## lagoon
==> flow/design.v (excerpt) <==
module processor
(
	output reg w_en,
	output reg done,
	output reg [7:0] addr,
	output reg [31:0] data_out,
	input clk,
	input rst_n,
	input start,
	input [31:0] data_in
);
Size in the first run: about 1700 cells after synthesis, roughly 77 I/O pins, roughly 13000 µm² of cells after synthesis.
Settings: LEC_CHECK=0, ABC_AREA=1, CAP_MARGIN=20, CORE_MARGIN=2, CORE_UTILIZATION=72, CTS_CLUSTER_DIAMETER=28, MAX_ROUTING_LAYER=met4, PLACE_DENSITY_LB_ADDON=0.2, SETUP_SLACK_MARGIN=1.18, SLEW_MARGIN=20; clock period 4.88 ns.
run.sh (not shown) runs the stock make flow with config.mk's settings and CLKGATE_MAP_FILE=.
For onyx, these inputs were changed with respect to lagoon:
Settings: a deleted PLACE_DENSITY_LB_ADDON that had been 0.2; a deleted MAX_ROUTING_LAYER that had been met4; a deleted CTS_CLUSTER_DIAMETER that had been 28; a deleted SETUP_SLACK_MARGIN that had been 1.18; a change of CORE_UTILIZATION from 72 to 68; a change of the clock period (ns, I/O delays scaled along) from 4.88 to 8.63.
Findings:
Global routing usage on met1 (onyx over lagoon): decrease, 4.4 points
onyx against lagoon: delay of the slowest cell on the worst path went up by 390 ps.
The sequential fraction of the synthesis area of lagoon and that of onyx are within noise of each other.
Critical path depth in cells ends up lower on onyx.
onyx against lagoon: count of clock-buffer cells in the layout decreased 1; non-clock buffer total of the final layout decreased about 40%.

* * *

## red
Starting RTL as in the previous note.
Design processor, start of the top module:
module processor
(
	output reg w_en,
	output reg done,
	output reg [7:0] addr,
	output reg [31:0] data_out,
	input clk,
	input rst_n,
	input start,
	input [31:0] data_in
);
	parameter RESET = 3'd0;
	parameter READ_DATA = 3'd1;
	parameter READ_INSTRUCTON = 3'd2;
	parameter DELAY = 3'd3;
	parameter EXECUTE = 3'd4;
	parameter ADD = 3'd0;
	parameter SUB = 3'd1;
	parameter MUL = 3'd2;
	parameter TR = 3'd3;
	parameter DET = 3'd4;
	reg [2:0] cs,ns;
	reg [1:0] read_data_counter;
	reg [3:0] a11,a12,a21,a22,b11,b12,b21,b22;
	always@(posedge clk or negedge rst_n)begin
		if(~rst_n) cs <= RESET;
		else cs <= ns;
	end
	always@(*)begin
		case(cs)
			RESET : ns = (start & rst_n) ? READ_DATA : RESET;
			READ_DATA : ns = (read_data_counter == 2) ? READ_INSTRUCTON : READ_DATA;
			READ_INSTRUCTON : ns = DELAY;
			DELAY : ns = EXECUTE;
			EXECUTE : ns = RESET;
			default : ns = RESET;
		endcase
	end
	always@(posedge clk or negedge rst_n)begin
		if(~rst_n)begin
			done <= 0;
			w_en <= 0;
			addr <= 8'd255;
			data_out <= 0;
			read_data_counter <= 0;
			a11 <= 0;
			a12 <= 0;
			a21 <= 0; 
			a22 <= 0;
			b11 <= 0;
			b12 <= 0;
			b21 <= 0;
			b22 <= 0;	
		end
		else begin
			case(ns)
				RESET : begin
					done <= 0;
					w_en <= 0;
					addr <= 8'd255;
					data_out <= 0;
					read_data_counter <= 0;
					a11 <= 0;
					a12 <= 0;
					a21 <= 0; 
					a22 <= 0;
					b11 <= 0;
					b12 <= 0;
  ...
Settings: LEC_CHECK=0, ABC_AREA=1, CAP_MARGIN=20, CORE_MARGIN=3, CORE_UTILIZATION=50, CTS_CLUSTER_DIAMETER=279, CTS_CLUSTER_SIZE=100, HOLD_SLACK_MARGIN=-0.06, PLACE_DENSITY=0.37, SETUP_SLACK_MARGIN=2.04, SLEW_MARGIN=20; clock period 7.0 ns.
red did not stop at any stage, and its layout met the timing, DRC and antenna checks.
Input-level comparison between blue and red:
==> flow/config.mk <==
export PLATFORM = sky130hd
export DESIGN_NAME = processor
export DESIGN_NICKNAME = processor
export VERILOG_FILES = /design/flow/design.v
export SDC_FILE = /design/flow/constraint.sdc
export NUM_CORES = 4
export LEC_CHECK = 0
export CAP_MARGIN = 15
export CORE_MARGIN = 4
export CORE_UTILIZATION = 40
export CTS_CLUSTER_DIAMETER = 347
export GPL_TIMING_DRIVEN = 0
export MIN_ROUTING_LAYER = met2
export SETUP_SLACK_MARGIN = 1.73
export SLEW_MARGIN = 20
- In blue, the cell area came out 3.9% below the value in red.
- Post-synthesis instance total is higher on red
- Higher iteration tally of the first detailed-router pass goes to blue over red.
- Uppermost layer routed = met4: red; uppermost layer routed = met5: blue
- Relative to red, met1 global-route usage has gone down in blue.
- In blue relative to red, area of the chip had gone up by more than 10%.
- For final cell count without fillers, dividing the value from blue by the value from red gives 0.858.
- | via count | blue vs red | worse |
- Per the comparison of blue with red, share of the clock period used by the worst path now sits higher; die width grew by about 9%.

* * *

the baseline:
processor again, from the RTL that the note above started with.
clock: 5.88 ns
lec_check: 0
cap_margin: 15
cell_pad_in_sites_detail_placement: 0
core_aspect_ratio: 0.89
core_margin: 4
core_utilization: 19
cts_cluster_diameter: 228
gpl_timing_driven: 1
hold_slack_margin: 0.05
max_routing_layer: met4
place_density_lb_addon: 0.1
setup_slack_margin: 0.97
slew_margin: 0
Setup changes, the baseline to the candidate
Settings: SETUP_SLACK_MARGIN no longer set, was 0.97; PLACE_DENSITY_LB_ADDON no longer set, was 0.1; GPL_TIMING_DRIVEN no longer set, was 1; SLEW_MARGIN now 20, was 0; HOLD_SLACK_MARGIN no longer set, was 0.05; MAX_ROUTING_LAYER no longer set, was met4; CELL_PAD_IN_SITES_DETAIL_PLACEMENT no longer set, was 0; CORE_ASPECT_RATIO no longer set, was 0.89; CORE_UTILIZATION now 40, was 19; CTS_CLUSTER_DIAMETER now 355, was 228; the clock period (ns, I/O delays scaled along) now 7.0, was 5.88.
==> comparison <==
Delta (the candidate minus the baseline): post-placement worst setup slack picked up an extra 940 ps, final setup skew essentially unchanged, die extent in x went down 34%. Between the baseline and the candidate, met1 global-route usage increased.

* * *

Starting RTL as in the previous note.
==> flow/config.mk <==
export PLATFORM = sky130hd
export DESIGN_NAME = processor
export DESIGN_NICKNAME = processor
export VERILOG_FILES = /design/flow/design.v
export SDC_FILE = /design/flow/constraint.sdc
export NUM_CORES = 4
export LEC_CHECK = 0
export CAP_MARGIN = 20
export CORE_MARGIN = 2
export CORE_UTILIZATION = 72
export CTS_CLUSTER_DIAMETER = 28
export CTS_CLUSTER_SIZE = 14
export MAX_ROUTING_LAYER = met4
export PLACE_DENSITY_LB_ADDON = 0.19
export SETUP_SLACK_MARGIN = 0.45
export SLEW_MARGIN = 20
==> flow/constraint.sdc <==
create_clock -name core_clock -period 4.7 [get_ports {clk}]
set_input_delay 0.9400 -clock core_clock [delete_from_list [all_inputs] [get_ports {clk}]]
set_output_delay 0.9400 -clock core_clock [all_outputs]
set_load 0.01 [all_outputs]
The baseline finished but failed the layout checks on negative setup slack.
==> next run, changes <==
ABC_AREA = 1   (was not set)
CTS_CLUSTER_SIZE = 72   (was 14)
SETUP_SLACK_MARGIN = 1.33   (was 0.45)
After rerunning:
- The changed run ran to the end with no violations
- design area rose by 10%
- sequential share of layout area fell by 1.3 points
- wire length rose by about 6%
- first-iteration DRC count rose by about 5.3%
==> next run, changes <==
ABC_AREA = not set   (was 1)
CORE_UTILIZATION = 25   (was 72)
CTS_CLUSTER_DIAMETER = not set   (was 28)
CTS_CLUSTER_SIZE = not set   (was 72)
MAX_ROUTING_LAYER = not set   (was met4)
PLACE_DENSITY_LB_ADDON = not set   (was 0.19)
SETUP_SLACK_MARGIN = not set   (was 1.33)
clock period = 5.61 ns   (was 4.7 ns; I/O delays follow)
=> The changed run passed the timing, DRC and antenna checks; final area decreases by 12%; sequential cell count does not change; worst hold slack is better by 6.2 ps; die size went up to 2.6 times its value; worst setup slack improved by 250 ps; maximum frequency is lower by 13%; final cell count shrinks by 4.1%; routed wire length came out lower by 20%; global-route usage is lower by 31 points.
==> next run, changes <==
CORE_UTILIZATION = 58   (was 25)
SETUP_SLACK_MARGIN = 1.18   (was not set)
clock period = 4.88 ns   (was 5.61 ns; I/O delays follow)
Result: Synthesized cell count is unchanged; global-route usage goes up by 18 points; register-to-register slack degrades by 140 ps; flip-flop count is unchanged; wire length goes down by about 4.3%; final cell count falls by 14%; die size shrinks by 56%.
==> next run, changes <==
CAP_MARGIN = 0   (was 20)
CORE_UTILIZATION = 72   (was 58)
CTS_CLUSTER_DIAMETER = 28   (was not set)
CTS_CLUSTER_SIZE = 99   (was not set)
HOLD_SLACK_MARGIN = -0.07   (was not set)
MAX_ROUTING_LAYER = met4   (was not set)
PLACE_DENSITY_LB_ADDON = 0.24   (was not set)
TNS_END_PERCENT = 5   (was not set)
What happened: The changed run passed the timing, DRC and antenna checks; clock-buffer cell count does not change; clock skew drops by 7.4 ps; setup slack stays flat.

* * *

processor again, from the RTL that the note above started with.
export LEC_CHECK = 0
export ABC_AREA = 1
export CAP_MARGIN = 20
export CORE_MARGIN = 2
export CORE_UTILIZATION = 72
export CTS_CLUSTER_DIAMETER = 28
export CTS_CLUSTER_SIZE = 10
export MAX_ROUTING_LAYER = met4
export PLACE_DENSITY_LB_ADDON = 0.19
export SETUP_SLACK_MARGIN = 1.33
export SLEW_MARGIN = 20
create_clock -name core_clock -period 4.7 [get_ports {clk}]
Edit:
ABC_AREA = not set   (was 1)
CTS_CLUSTER_SIZE = 99   (was 10)
PLACE_DENSITY = 0.35   (was not set)
PLACE_DENSITY_LB_ADDON = not set   (was 0.19)
SETUP_SLACK_MARGIN = 1.18   (was 1.33)
TNS_END_PERCENT = 5   (was not set)
clock period = 4.88 ns   (was 4.7 ns; I/O delays follow)
Result: First-iteration DRC count falls by 42%. Cell area drops by 12%. Core utilization decreases by 4.8 points. Synthesized area goes down by 7.3%. Setup slack barely changes. Count of clock-buffer cells in the layout is lower by 1.
Edit:
CAP_MARGIN = 15   (was 20)
CTS_CLUSTER_SIZE = not set   (was 99)
MAX_ROUTING_LAYER = not set   (was met4)
PLACE_DENSITY = not set   (was 0.35)
SETUP_SLACK_MARGIN = 1.26   (was 1.18)
clock period = 4.68 ns   (was 4.88 ns; I/O delays follow)
Effect: With this change the flow completed and failed the layout checks on setup timing; fmax went up by 1.4%; design area rises by 0.40%; count of clock-buffer cells in the layout does not change; worst setup slack got worse by 0.13 ns; global-route usage drops by 2.0 points.
Edit:
CAP_MARGIN = 20   (was 15)
CORE_UTILIZATION = 40   (was 72)
CTS_CLUSTER_DIAMETER = not set   (was 28)
SETUP_SLACK_MARGIN = not set   (was 1.26)
TNS_END_PERCENT = not set   (was 5)
clock period = 5.61 ns   (was 4.68 ns; I/O delays follow)
The new run finished with timing, DRC and antenna clean.
Register-to-register slack is better by 0.28 ns.
Utilization decreases by 39 points.
Synthesized cell count does not change.
Edit:
CORE_UTILIZATION = 72   (was 40)
CTS_CLUSTER_DIAMETER = 28   (was not set)
MAX_ROUTING_LAYER = met4   (was not set)
SETUP_SLACK_MARGIN = 1.33   (was not set)
clock period = 4.7 ns   (was 5.61 ns; I/O delays follow)
Result:
- The changed run ran to the end with violations: setup timing
- worst setup slack degrades by 0.34 ns
- wire length increases by 15%
- non-clock buffer count increases by 51
- register-to-register slack loses 0.34 ns
- design area came out higher by about 5%
- clock skew went up by 0.0037 ns

* * *

Starting RTL as in the previous note.
==> flow/config.mk <==
export PLATFORM = sky130hd
export DESIGN_NAME = processor
export DESIGN_NICKNAME = processor
export VERILOG_FILES = /design/flow/design.v
export SDC_FILE = /design/flow/constraint.sdc
export NUM_CORES = 4
export LEC_CHECK = 0
export ABC_AREA = 1
export CAP_MARGIN = 30
export CORE_MARGIN = 2
export CORE_UTILIZATION = 35
export CTS_CLUSTER_DIAMETER = 354
export CTS_CLUSTER_SIZE = 99
export GPL_ROUTABILITY_DRIVEN = 1
export GPL_TIMING_DRIVEN = 1
export HOLD_SLACK_MARGIN = -0.09
export MAX_ROUTING_LAYER = met4
export MIN_ROUTING_LAYER = met2
export PLACE_DENSITY_LB_ADDON = 0.29
export SLEW_MARGIN = 20
export TNS_END_PERCENT = 45
==> flow/constraint.sdc <==
create_clock -name core_clock -period 3.3 [get_ports {clk}]
set_input_delay 0.6600 -clock core_clock [delete_from_list [all_inputs] [get_ports {clk}]]
set_output_delay 0.6600 -clock core_clock [all_outputs]
set_load 0.01 [all_outputs]
The starting point produced a layout that fails on setup timing.
Rerun with:
--- a/flow/config.mk
+++ b/flow/config.mk
@@ -8,2 +8 @@
-export ABC_AREA = 1
-export CAP_MARGIN = 30
+export CAP_MARGIN = 40
@@ -11 +10 @@
-export CORE_UTILIZATION = 35
+export CORE_UTILIZATION = 54
@@ -13,2 +12 @@
-export CTS_CLUSTER_SIZE = 99
-export GPL_ROUTABILITY_DRIVEN = 1
+export GPL_ROUTABILITY_DRIVEN = 0
@@ -16 +13,0 @@
-export HOLD_SLACK_MARGIN = -0.09
@@ -18 +14,0 @@
-export MIN_ROUTING_LAYER = met2
==> flow/constraint.sdc (replaced) <==
create_clock -name core_clock -period 7.21 [get_ports {clk}]
set_input_delay 1.4420 -clock core_clock [delete_from_list [all_inputs] [get_ports {clk}]]
set_output_delay 1.4420 -clock core_clock [all_outputs]
set_load 0.01 [all_outputs]
Now the flow produced a clean layout.
Count of clock-buffer cells in the layout is higher by 2.
Global-route usage is lower by 6.4 points.
Worst setup slack improves by 2.9 ns.
Critical path depth is lower by 3.
Fmax is lower by 19%.
Utilization is higher by 16 points.
Non-clock buffer count is lower by 203.
Hold slack improves by 0.083 ns.
Synthesized cell count is lower by about 23%.
Cell count is lower by about 32%.

* * *

## build 49
processor again, from the RTL that the note above started with.
Settings: LEC_CHECK=0, ABC_AREA=1, CAP_MARGIN=5, CORE_MARGIN=2, CORE_UTILIZATION=71, CTS_CLUSTER_DIAMETER=102, CTS_CLUSTER_SIZE=32, GPL_ROUTABILITY_DRIVEN=0, GPL_TIMING_DRIVEN=1, PLACE_DENSITY=0.37, SLEW_MARGIN=20; clock period 4.46 ns.
To summarise build 49: no stage aborted, but the layout did not pass its checks, failing on negative setup slack.
The following lists how build 96 was set up differently from build 49:
Settings: CTS_CLUSTER_DIAMETER changed from 102 to 195; CTS_CLUSTER_SIZE changed from 32 to 49; CORE_UTILIZATION changed from 71 to 69; PLACE_DENSITY changed from 0.37 to 0.35; the clock period (ns, I/O delays scaled along) changed from 4.46 to 3.34.
- STATUS run=build 96 STAGES=ALL_DONE FINAL_CHECKS=FAILED CAUSE=negative setup slack
- Compare build 96 and build 49 | largest net degree at the start of global routing higher: build 49
- Delta(setup slack, build 96 - build 49) < 0
- From build 49 to build 96, post-synthesis simple-gate area fraction did not move at all.
- NOTE routed wire length build 49->build 96 increased by more than 10%
- Build 49 has lower total length of routed met3 wires than build 96.
- In build 96 the final setup violation count turned out 24% higher than in build 49.
- [compare] base=build 49 new=build 96: cell count rose about 6%, non-clock buffer contribution to total cell area rose 4.9 points.
- For build 49, the class of the tightest hold or removal check was primary input to asynchronous set/reset pin, unlike build 96, where it was flip-flop to flip-flop.
- Die size: build 96 exceeds build 49
Input changes introduced in build 14 (baseline for comparison: build 96):
Settings: an added PLACE_DENSITY_LB_ADDON of 0.29; a change of CTS_CLUSTER_DIAMETER from 195 to 102; a change of CAP_MARGIN from 5 to 20; a deleted CTS_CLUSTER_SIZE that had been 49; a deleted ABC_AREA that had been 1; a deleted PLACE_DENSITY that had been 0.35; a change of CORE_UTILIZATION from 69 to 54; a change of the clock period (ns, I/O delays scaled along) from 3.34 to 7.21.
### Flow results
Build 14 against build 96: area of the chip rose by 3500 µm², clock skew fell by 0.0066 ns. Lower post-synthesis share of cell area spent on full adders, half adders and majority gates among build 14 and build 96: build 96. Status for build 14 and build 96: clean finish in build 14 only. Complete run, failing final checks: build 96, reason negative setup slack. Wire length in build 14 is 13 mm lower than in build 96.
Here is what was changed in the inputs of build 28 compared with build 14.
Settings: a change of CTS_CLUSTER_DIAMETER from 102 to 298; a deleted PLACE_DENSITY_LB_ADDON that had been 0.29; an added ABC_AREA of 1; a change of CORE_UTILIZATION from 54 to 71; an added CTS_CLUSTER_SIZE of 98; an added PLACE_DENSITY of 0.42; an added SETUP_SLACK_MARGIN of 2.16.
## What came out
NOTE: via count in build 28 exceeds that of build 14. Build 28 vs build 14 on tap cell instance count: build 28 is the lower one. NOTE: synthesized area in build 28 exceeds that of build 14. Build 14 has a lower least setup slack across all paths after layout than build 28. Of build 14 and build 28, the higher final critical path time including I/O delays and setup belongs to build 14. In the flow results for build 14 and build 28, the worst hold slack is larger on build 28.
What build 88 does differently from build 28 at the input level:
Settings: removing PLACE_DENSITY (formerly 0.42); setting PLACE_DENSITY_LB_ADDON to 0.29 for the first time; removing SETUP_SLACK_MARGIN (formerly 2.16); removing ABC_AREA (formerly 1).
==> results <==
- Measured against build 88, the aggregate routed wire length of build 28 comes out at 1.09 times the reference value.
- From build 28 to build 88 the numbers moved as follows: chip area decreased about 7%, number of sinks driven by the clock tree comparable.
- Build 28 → build 88: net count after synthesis has decreased, largest driver fanout on the critical path has remained practically unchanged, area of all placed cells without fillers has decreased.
